==> inputs of run a <==
==> flow/design.v <==
module apb_fifo (
    input  wire                   clk,         
    input  wire                   rst,         
    input  wire                   psel,        
    input  wire [3:0]            paddr,       
    input  wire [31:0]            pwdata,      
    input  wire                   penable,     
    input  wire                   pwrite,      
    output reg  [31:0]            prdata,      
    output reg                    pready       
);
parameter DEPTH = 16;   
parameter idle = 0, check_op = 1, write_data = 2, read_data =3,send_ready = 4;
reg [2:0] state;
reg [3:0] addr ;
 reg [31:0] wdata,rdata;
  reg [31:0] mem [0:15];
reg [3:0] wr_ptr;    
reg [3:0] rd_ptr;    
reg [4:0] count;     
reg [1:0] cwait;
always @(posedge clk or negedge rst) begin
    if (rst == 0) begin
        for(int i = 0; i<16;i++)
        begin
        mem[i] <= 0;
        end
        wr_ptr <= 0;
        rd_ptr <= 0;
        count <= 0;
        pready <= 0;
        state   <= idle;
        pready <= 0;
        prdata <= 0;
        addr   <= 0;
        wdata  <= 0;
        rdata  <= 0;
        cwait  <= 0;
    end else begin
        case(state)
        idle:
        begin
            wr_ptr <= 0;
            rd_ptr <= 0;
            count <= 0;
            pready <= 0;
            prdata <= 0;
            addr   <= 0;
            wdata  <= 0;
            rdata  <= 0;
            cwait  <= 0;
            state <= check_op;
        end
        check_op:
        begin
         if (penable && psel && pwrite && count != 15)
         begin 
            state   <= write_data;
            addr    <= paddr;
            wdata   <= pwdata;
         end
         else if (penable && psel && !pwrite && count != 0)
         begin
            state  <= read_data;
            addr   <= paddr;
         end
         else 
            state  <= check_op;
        end
        write_data:
        begin
            mem[addr] <= wdata;
            if(cwait < 2)
            begin
              state <= write_data;
              cwait <= cwait + 1;
            end
            else
            begin
               cwait <= 0;
               pready <= 1'b1;
               state <= send_ready;
               wr_ptr <= wr_ptr + 1;
               count  <= count  + 1;
            end
        end
        read_data : begin
            rdata <= mem[addr];
            if(cwait < 2)
            begin
              state <= read_data;
              cwait <= cwait + 1;
            end
            else
            begin
               cwait <= 0;
               state <= send_ready;
               pready <= 1'b1;
               prdata <= rdata;
               rd_ptr <= rd_ptr + 1;
               count  <= count  - 1;
            end
        end
        send_ready: begin
           state  <= check_op;
           pready <= 1'b0;    
         end
     endcase
     end
   end  
endmodule
==> flow/run.sh <==
#!/bin/bash
# the make line also repeats each setting of config.mk as NAME=value (left out here)
make -C /OpenROAD-flow-scripts/flow DESIGN_CONFIG=/design/flow/config.mk WORK_HOME=/design/flow/orfs CLKGATE_MAP_FILE= finish
==> flow/config.mk <==
export PLATFORM = sky130hd
export DESIGN_NAME = apb_fifo
export DESIGN_NICKNAME = apb_fifo
export VERILOG_FILES = /design/flow/design.v
export SDC_FILE = /design/flow/constraint.sdc
export NUM_CORES = 4
export LEC_CHECK = 0
export ABC_AREA = 0
export CAP_MARGIN = 25
export CORE_ASPECT_RATIO = 1.11
export CORE_MARGIN = 2
export CORE_UTILIZATION = 72
export CTS_CLUSTER_SIZE = 35
export GPL_TIMING_DRIVEN = 1
export PLACE_DENSITY = 0.37
export SLEW_MARGIN = 35
==> flow/constraint.sdc <==
create_clock -name core_clock -period 1.9 [get_ports {clk}]
set_input_delay 0.3800 -clock core_clock [delete_from_list [all_inputs] [get_ports {clk}]]
set_output_delay 0.3800 -clock core_clock [all_outputs]
set_load 0.01 [all_outputs]
==> inputs of run b, as changes to run a <==
- ABC_AREA: 0 -> 1
- CAP_MARGIN: 25 -> 20
- CELL_PAD_IN_SITES_DETAIL_PLACEMENT: not set -> 2
- CELL_PAD_IN_SITES_GLOBAL_PLACEMENT: not set -> 2
- CORE_ASPECT_RATIO: 1.11 -> 1.85
- CORE_UTILIZATION: 72 -> 40
- CTS_CLUSTER_SIZE: 35 -> 51
- GPL_TIMING_DRIVEN: 1 -> not set
- HOLD_SLACK_MARGIN: not set -> 0.02
- MIN_ROUTING_LAYER: not set -> met1
- PLACE_DENSITY: 0.37 -> not set
- PLACE_DENSITY_LB_ADDON: not set -> 0.26
- SETUP_SLACK_MARGIN: not set -> 1.29
- SLEW_MARGIN: 35 -> 20
- TNS_END_PERCENT: not set -> 25
==> flow/constraint.sdc (replaced) <==
create_clock -name core_clock -period 5.0 [get_ports {clk}]
set_input_delay 1.0000 -clock core_clock [delete_from_list [all_inputs] [get_ports {clk}]]
set_output_delay 1.0000 -clock core_clock [all_outputs]
set_load 0.01 [all_outputs]
==> summary.txt <==
run metrics: Setup WS post-layout=-0.116 ns, wl on met1=31600 um, Layout Check Failures=setup timing, status=complete, but fails checks, endpoints failing setup=165, Die Y-Extent=between 200 and 250 um, # rows=around 75
Source of the figures above: run a

==> summary.txt <==
run metrics: # rows=130, Die Y-Extent=358 um, wl on met1=40200 um, synth warn=2, Slew Viols, Final=0, endpoints failing setup=0, routed wl met3=3220 um, min Tclk post-route=approximately 3.3 ns, status=timing/DRC/antenna clean, Seq area share=0.512, Setup WS post-layout=1.74 ns, pin count of the biggest net entering global routing=roughly 100
Source of the figures above: run b



==> trial 54 <==
// apb_fifo: RTL as listed in full above, without the edits since
Settings: LEC_CHECK=0, CAP_MARGIN=20, CELL_PAD_IN_SITES_GLOBAL_PLACEMENT=2, CORE_ASPECT_RATIO=1.39, CORE_MARGIN=6, CORE_UTILIZATION=29, CTS_CLUSTER_DIAMETER=153, GPL_ROUTABILITY_DRIVEN=0, GPL_TIMING_DRIVEN=0, MAX_ROUTING_LAYER=met4, SETUP_SLACK_MARGIN=0.95, SLEW_MARGIN=20, TNS_END_PERCENT=30; clock period 5.0 ns.
run.sh (not shown) runs the stock make flow with config.mk's settings and CLKGATE_MAP_FILE=.
==> inputs of trial 55, as changes to trial 54 <==
Settings changed: CELL_PAD_IN_SITES_GLOBAL_PLACEMENT 2 to default, CORE_ASPECT_RATIO 1.39 to default, CORE_MARGIN 6 to 2, CORE_UTILIZATION 29 to 40, CTS_CLUSTER_DIAMETER 153 to default, GPL_ROUTABILITY_DRIVEN 0 to default, GPL_TIMING_DRIVEN 0 to default, MAX_ROUTING_LAYER met4 to default, SETUP_SLACK_MARGIN 0.95 to 0.46, TNS_END_PERCENT 30 to default.
==> flow/constraint.sdc (replaced) <==
create_clock -name core_clock -period 3.4 [get_ports {clk}]
set_input_delay 0.6800 -clock core_clock [delete_from_list [all_inputs] [get_ports {clk}]]
set_output_delay 0.6800 -clock core_clock [all_outputs]
set_load 0.01 [all_outputs]
==> inputs of trial 61, as changes to trial 54 <==
Settings changed: ABC_AREA from default to 0, CAP_MARGIN 20 to 25, CELL_PAD_IN_SITES_GLOBAL_PLACEMENT 2 to default, CORE_ASPECT_RATIO 1.39 to 0.5, CORE_MARGIN 6 to 2, CORE_UTILIZATION 29 to 72, CTS_CLUSTER_DIAMETER 153 to default, CTS_CLUSTER_SIZE from default to 35, GPL_ROUTABILITY_DRIVEN 0 to default, GPL_TIMING_DRIVEN 0 to 1, MAX_ROUTING_LAYER met4 to default, PLACE_DENSITY from default to 0.37, SETUP_SLACK_MARGIN 0.95 to 0.56, SLEW_MARGIN 20 to 5, TNS_END_PERCENT 30 to default.
==> flow/constraint.sdc (replaced) <==
create_clock -name core_clock -period 1.9 [get_ports {clk}]
set_input_delay 0.3800 -clock core_clock [delete_from_list [all_inputs] [get_ports {clk}]]
set_output_delay 0.3800 -clock core_clock [all_outputs]
set_load 0.01 [all_outputs]
==> inputs of build 87, as changes to trial 54 <==
Settings changed: ABC_AREA from default to 1, CELL_PAD_IN_SITES_GLOBAL_PLACEMENT 2 to default, CORE_ASPECT_RATIO 1.39 to default, CORE_MARGIN 6 to 2, CORE_UTILIZATION 29 to 40, CTS_CLUSTER_DIAMETER 153 to default, GPL_ROUTABILITY_DRIVEN 0 to default, GPL_TIMING_DRIVEN 0 to default, HOLD_SLACK_MARGIN from default to 0.07, MAX_ROUTING_LAYER met4 to default, MIN_ROUTING_LAYER from default to met2, SETUP_SLACK_MARGIN 0.95 to 1.29, TNS_END_PERCENT 30 to 25.
==> comparison table <==
| metric | build 87 | trial 54 | trial 55 | trial 61 |
|---|---|---|---|---|
| Internal Power | 11200 uW | 13200 uW | 19100 uW | 37500 uW |
| Fraction of area in registers | 50.7% | 47.9% | 49.0% | 43.4% |
| Syn Nets | 3328 | 2131 | 2131 | 2131 |
| Total of plain and repair buffers excluding clock buffers | 125 | 267 | 147 | 374 |
| Net switching power | 7410 uW | 7420 uW | 9980 uW | 26400 uW |
| Number of unique standard cell types used by synthesis | 25 | 63 | 63 | 63 |
| Area growth from synthesis to layout | 13.7% | 17.4% | 14.9% | 29.6% |
| Transition time at the pin with the least slew margin | 1190 ps | 1180 ps | 1010 ps | 852 ps |
| Antenna fix cells | 3 | 0 | 0 | 11 |
| Cell with the most instances after synthesis | sky130_fd_sc_hd__nand2_1 | sky130_fd_sc_hd__dfrtp_1 | sky130_fd_sc_hd__dfrtp_1 | sky130_fd_sc_hd__dfrtp_1 |
| Post-Syn Area | 0.0271 mm^2 | 0.0278 mm^2 | 0.0278 mm^2 | 0.0278 mm^2 |
| Worst clock skew | 22.9 ps | 21.6 ps | 31.4 ps | 23.9 ps |
| Setup TNS | 0 ps | 0 ps | 0 ps | -47750 ps |
| Result of the run | timing/DRC/antenna clean | timing/DRC/antenna clean | timing/DRC/antenna clean | complete, but fails checks |
| Layout check failures | - | - | - | setup timing |
| Cell area power density | 604 mW/mm^2 | 630 mW/mm^2 | 910 mW/mm^2 | 1770 mW/mm^2 |
| Number of placement rows | 95 | 133 | 96 | 50 |
| Synthesized area per cell | 8.27 um^2 | 13.3 um^2 | 13.3 um^2 | 13.3 um^2 |
| Critical path's slowest cell | sky130_fd_sc_hd__clkinv_1 | sky130_fd_sc_hd__nor2_1 | sky130_fd_sc_hd__dfrtp_4 | sky130_fd_sc_hd__dfrtp_2 |
| Critical path's largest stage delay | 730 ps | 790 ps | 710 ps | 470 ps |
| Placer Congestion | 0.783 | - | 0.818 | 0.899 |
| Pleak | 0.0152 uW | 0.0147 uW | 0.0145 uW | 0.0165 uW |
| Met2 routed WL | 38.9 mm | 47.8 mm | 37.6 mm | 49.3 mm |
| Die Footprint | 0.0700 mm^2 | 0.104 mm^2 | 0.0717 mm^2 | 0.0403 mm^2 |
| Sequential share of power | 41.9% | 40.0% | 43.5% | 38.4% |
| Total GRT Usage | 35.2% | 19.6% | 22.6% | 45.2% |


==> run Y: inputs <==
RTL: the design.v shown in full above, as it stands there.
clock: 2.57 ns
lec_check: 0
cap_margin: 0
core_margin: 2
core_utilization: 70
cts_cluster_size: 33
slew_margin: 20
==> inputs of run D, as changes to run Y <==
==> flow/config.mk (replaced) <==
export PLATFORM = sky130hd
export DESIGN_NAME = apb_fifo
export DESIGN_NICKNAME = apb_fifo
export VERILOG_FILES = /design/flow/design.v
export SDC_FILE = /design/flow/constraint.sdc
export NUM_CORES = 4
export LEC_CHECK = 0
export CAP_MARGIN = 20
export CORE_MARGIN = 2
export CORE_UTILIZATION = 72
export CTS_CLUSTER_DIAMETER = 341
export CTS_CLUSTER_SIZE = 15
export PLACE_DENSITY_LB_ADDON = 0.14
export SETUP_SLACK_MARGIN = 0.55
export SLEW_MARGIN = 20
==> flow/constraint.sdc (replaced) <==
create_clock -name core_clock -period 1.89 [get_ports {clk}]
set_input_delay 0.3780 -clock core_clock [delete_from_list [all_inputs] [get_ports {clk}]]
set_output_delay 0.3780 -clock core_clock [all_outputs]
set_load 0.01 [all_outputs]
==> comparison <==
Run D ran to the end with violations: negative setup slack. Run Y went through all stages and came out clean. Between run Y and run D, the lower hold slack is in run D (gap 110 ps). In run D the clock power is larger than in run Y, by 5.8%. Sequential share of layout area: run Y is higher than run D (4.3 points). In flip-flop count, run D and run Y do not differ. Register-to-register slack: run Y is higher than run D (660 ps). Between run D and run Y, the lower global-route usage is in run Y (gap 7.7 points). Between run Y and run D, the lower combinational power is in run Y (gap about 50%, measured against run D). Of run D and run Y, run D has the higher non-clock buffer count (gap 158).
==> figures <==
metric	run Y	run D
CP Data Arrival Time	2930 ps	2900 ps
PwrDens	1200 mW/mm²	1710 mW/mm²
Status	finished clean	complete, but fails checks
Violated checks	-	negative setup slack
Combinational gate count	1265	1269
WL final	74700 µm	113000 µm
Power of the sequential group	16.7 mW	24.2 mW
Row Count	73	72
Fraction of cell area in non-clock buffers	0.0587	0.121
Pre-CTS setup slack	244 ps	-491 ps
Slack of the worst reg-to-reg path	190 ps	-470 ps
Clock group	9.18 mW	9.71 mW
Post-cts gate resize count	0	193
Standard cell with the maximum stage delay on the critical path	sky130_fd_sc_hd__nor3_2	sky130_fd_sc_hd__o211ai_1
Per-cell routed wire length	27.6 µm	40.1 µm
Number of warnings the tools reported	28	29
Crit path setup slack, layout	186 ps	-472 ps
Clock buffer cells	87	58


==> 04-06: inputs <==
RTL: the design.v shown in full above, as it stands there.
==> flow/config.mk <==
export PLATFORM = sky130hd
export DESIGN_NAME = apb_fifo
export DESIGN_NICKNAME = apb_fifo
export VERILOG_FILES = /design/flow/design.v
export SDC_FILE = /design/flow/constraint.sdc
export NUM_CORES = 4
export LEC_CHECK = 0
export CAP_MARGIN = 0
export CORE_MARGIN = 2
export CORE_UTILIZATION = 70
export CTS_CLUSTER_SIZE = 33
export PLACE_DENSITY_LB_ADDON = 0.01
export SETUP_SLACK_MARGIN = 0.74
export SLEW_MARGIN = 20
export TNS_END_PERCENT = 75
==> flow/constraint.sdc <==
create_clock -name core_clock -period 2.57 [get_ports {clk}]
set_input_delay 0.5140 -clock core_clock [delete_from_list [all_inputs] [get_ports {clk}]]
set_output_delay 0.5140 -clock core_clock [all_outputs]
set_load 0.01 [all_outputs]
==> inputs of 05-02, as changes to 04-06 <==
ABC_AREA = 0   (was not set)
CAP_MARGIN = 20   (was 0)
CELL_PAD_IN_SITES_DETAIL_PLACEMENT = 1   (was not set)
CELL_PAD_IN_SITES_GLOBAL_PLACEMENT = 2   (was not set)
CORE_ASPECT_RATIO = 1.85   (was not set)
CORE_UTILIZATION = 40   (was 70)
CTS_CLUSTER_SIZE = 51   (was 33)
HOLD_SLACK_MARGIN = 0.02   (was not set)
MIN_ROUTING_LAYER = met1   (was not set)
PLACE_DENSITY_LB_ADDON = 0.26   (was 0.01)
SETUP_SLACK_MARGIN = 1.29   (was 0.74)
TNS_END_PERCENT = 25   (was 75)
==> flow/constraint.sdc (replaced) <==
create_clock -name core_clock -period 5.0 [get_ports {clk}]
set_input_delay 1.0000 -clock core_clock [delete_from_list [all_inputs] [get_ports {clk}]]
set_output_delay 1.0000 -clock core_clock [all_outputs]
set_load 0.01 [all_outputs]
==> inputs of 04-10, as changes to 04-06 <==
CAP_MARGIN = 20   (was 0)
CORE_ASPECT_RATIO = 1.17   (was not set)
CORE_MARGIN = 7   (was 2)
CORE_UTILIZATION = 24   (was 70)
CTS_CLUSTER_SIZE = 39   (was 33)
MIN_ROUTING_LAYER = met2   (was not set)
PLACE_DENSITY_LB_ADDON = 0.16   (was 0.01)
SETUP_SLACK_MARGIN = not set   (was 0.74)
TNS_END_PERCENT = not set   (was 75)
==> flow/constraint.sdc (replaced) <==
create_clock -name core_clock -period 2.01 [get_ports {clk}]
set_input_delay 0.4020 -clock core_clock [delete_from_list [all_inputs] [get_ports {clk}]]
set_output_delay 0.4020 -clock core_clock [all_outputs]
set_load 0.01 [all_outputs]
==> notes <==
- Critical path depth is the same in 04-06 and 05-02.
- The lowest first-iteration DRC count belongs to 05-02, the highest to 04-06.
- Non-clock buffer count: 05-02 < 04-10 < 04-06.
- 05-02 completed with no timing, DRC or antenna violations. 04-10 ran to the end with violations: negative setup slack. 04-06 finished clean.
- Of 04-06 and 05-02, 04-06 has the higher fmax (gap about 34%, measured against 05-02).
- The combinational power of 04-10 is 3.3 times that of 05-02.
- Via count: 04-10 > 04-06 > 05-02.
- Worst setup slack, lowest first: 04-10, 04-06, 05-02.
- Clock skew, highest first: 04-06, 04-10, 05-02.


==> trial 8: inputs <==
Starts from the design.v that is shown in full above.
==> flow/config.mk <==
export PLATFORM = sky130hd
export DESIGN_NAME = apb_fifo
export DESIGN_NICKNAME = apb_fifo
export VERILOG_FILES = /design/flow/design.v
export SDC_FILE = /design/flow/constraint.sdc
export NUM_CORES = 4
export LEC_CHECK = 0
export CAP_MARGIN = 0
export CORE_MARGIN = 2
export CORE_UTILIZATION = 72
export CTS_CLUSTER_SIZE = 33
export PLACE_DENSITY_LB_ADDON = 0.01
export SETUP_SLACK_MARGIN = 0.74
export SLEW_MARGIN = 20
==> flow/constraint.sdc <==
create_clock -name core_clock -period 2.57 [get_ports {clk}]
set_input_delay 0.5140 -clock core_clock [delete_from_list [all_inputs] [get_ports {clk}]]
set_output_delay 0.5140 -clock core_clock [all_outputs]
set_load 0.01 [all_outputs]
==> trial 44: changes against trial 8 <==
- ABC_AREA: not set -> 0
- CAP_MARGIN: 0 -> 20
- CELL_PAD_IN_SITES_DETAIL_PLACEMENT: not set -> 1
- CELL_PAD_IN_SITES_GLOBAL_PLACEMENT: not set -> 2
- CORE_ASPECT_RATIO: not set -> 1.77
- CORE_UTILIZATION: 72 -> 40
- CTS_CLUSTER_SIZE: 33 -> 51
- GPL_ROUTABILITY_DRIVEN: not set -> 0
- HOLD_SLACK_MARGIN: not set -> 0.02
- MIN_ROUTING_LAYER: not set -> met1
- PLACE_DENSITY_LB_ADDON: 0.01 -> 0.26
- SETUP_SLACK_MARGIN: 0.74 -> 1.29
- TNS_END_PERCENT: not set -> 25
==> flow/constraint.sdc (replaced) <==
create_clock -name core_clock -period 5.0 [get_ports {clk}]
set_input_delay 1.0000 -clock core_clock [delete_from_list [all_inputs] [get_ports {clk}]]
set_output_delay 1.0000 -clock core_clock [all_outputs]
set_load 0.01 [all_outputs]
==> build 86: changes against trial 8 <==
- ABC_AREA: not set -> 0
- CAP_MARGIN: 0 -> 25
- CORE_ASPECT_RATIO: not set -> 1.11
- CORE_UTILIZATION: 72 -> 15
- CTS_CLUSTER_SIZE: 33 -> 98
- GPL_TIMING_DRIVEN: not set -> 1
- HOLD_SLACK_MARGIN: not set -> 0.15
- MAX_ROUTING_LAYER: not set -> met4
- MIN_ROUTING_LAYER: not set -> met2
- PLACE_DENSITY_LB_ADDON: 0.01 -> 0.07
- SETUP_SLACK_MARGIN: 0.74 -> 0.42
- SLEW_MARGIN: 20 -> 35
- TNS_END_PERCENT: not set -> 15
==> flow/constraint.sdc (replaced) <==
create_clock -name core_clock -period 2.45 [get_ports {clk}]
set_input_delay 0.4900 -clock core_clock [delete_from_list [all_inputs] [get_ports {clk}]]
set_output_delay 0.4900 -clock core_clock [all_outputs]
set_load 0.01 [all_outputs]
==> build 82: changes against trial 8 <==
- ABC_AREA: not set -> 0
- CAP_MARGIN: 0 -> 25
- CORE_ASPECT_RATIO: not set -> 1.11
- CTS_CLUSTER_SIZE: 33 -> 35
- GPL_TIMING_DRIVEN: not set -> 1
- PLACE_DENSITY: not set -> 0.36
- PLACE_DENSITY_LB_ADDON: 0.01 -> not set
- SETUP_SLACK_MARGIN: 0.74 -> not set
- SLEW_MARGIN: 20 -> 35
==> flow/constraint.sdc (replaced) <==
create_clock -name core_clock -period 1.89 [get_ports {clk}]
set_input_delay 0.3780 -clock core_clock [delete_from_list [all_inputs] [get_ports {clk}]]
set_output_delay 0.3780 -clock core_clock [all_outputs]
set_load 0.01 [all_outputs]
==> results <==
Die size: trial 8 is smaller than build 86 (about 80%). Of trial 8 and build 86, build 86 has the higher via count (gap about 6%, measured against build 86). Of build 82 and trial 44, trial 44 has the higher register-to-register slack (gap 1800 ps). In flip-flop count, trial 8 and trial 44 do not differ. Trial 8 produced a layout that fails on negative setup slack. Build 82 finished with negative setup slack left. Build 86 passed the timing, design-rule and antenna checks. Trial 44 completed without violations.
Power is estimated from default activity; no workload was simulated.
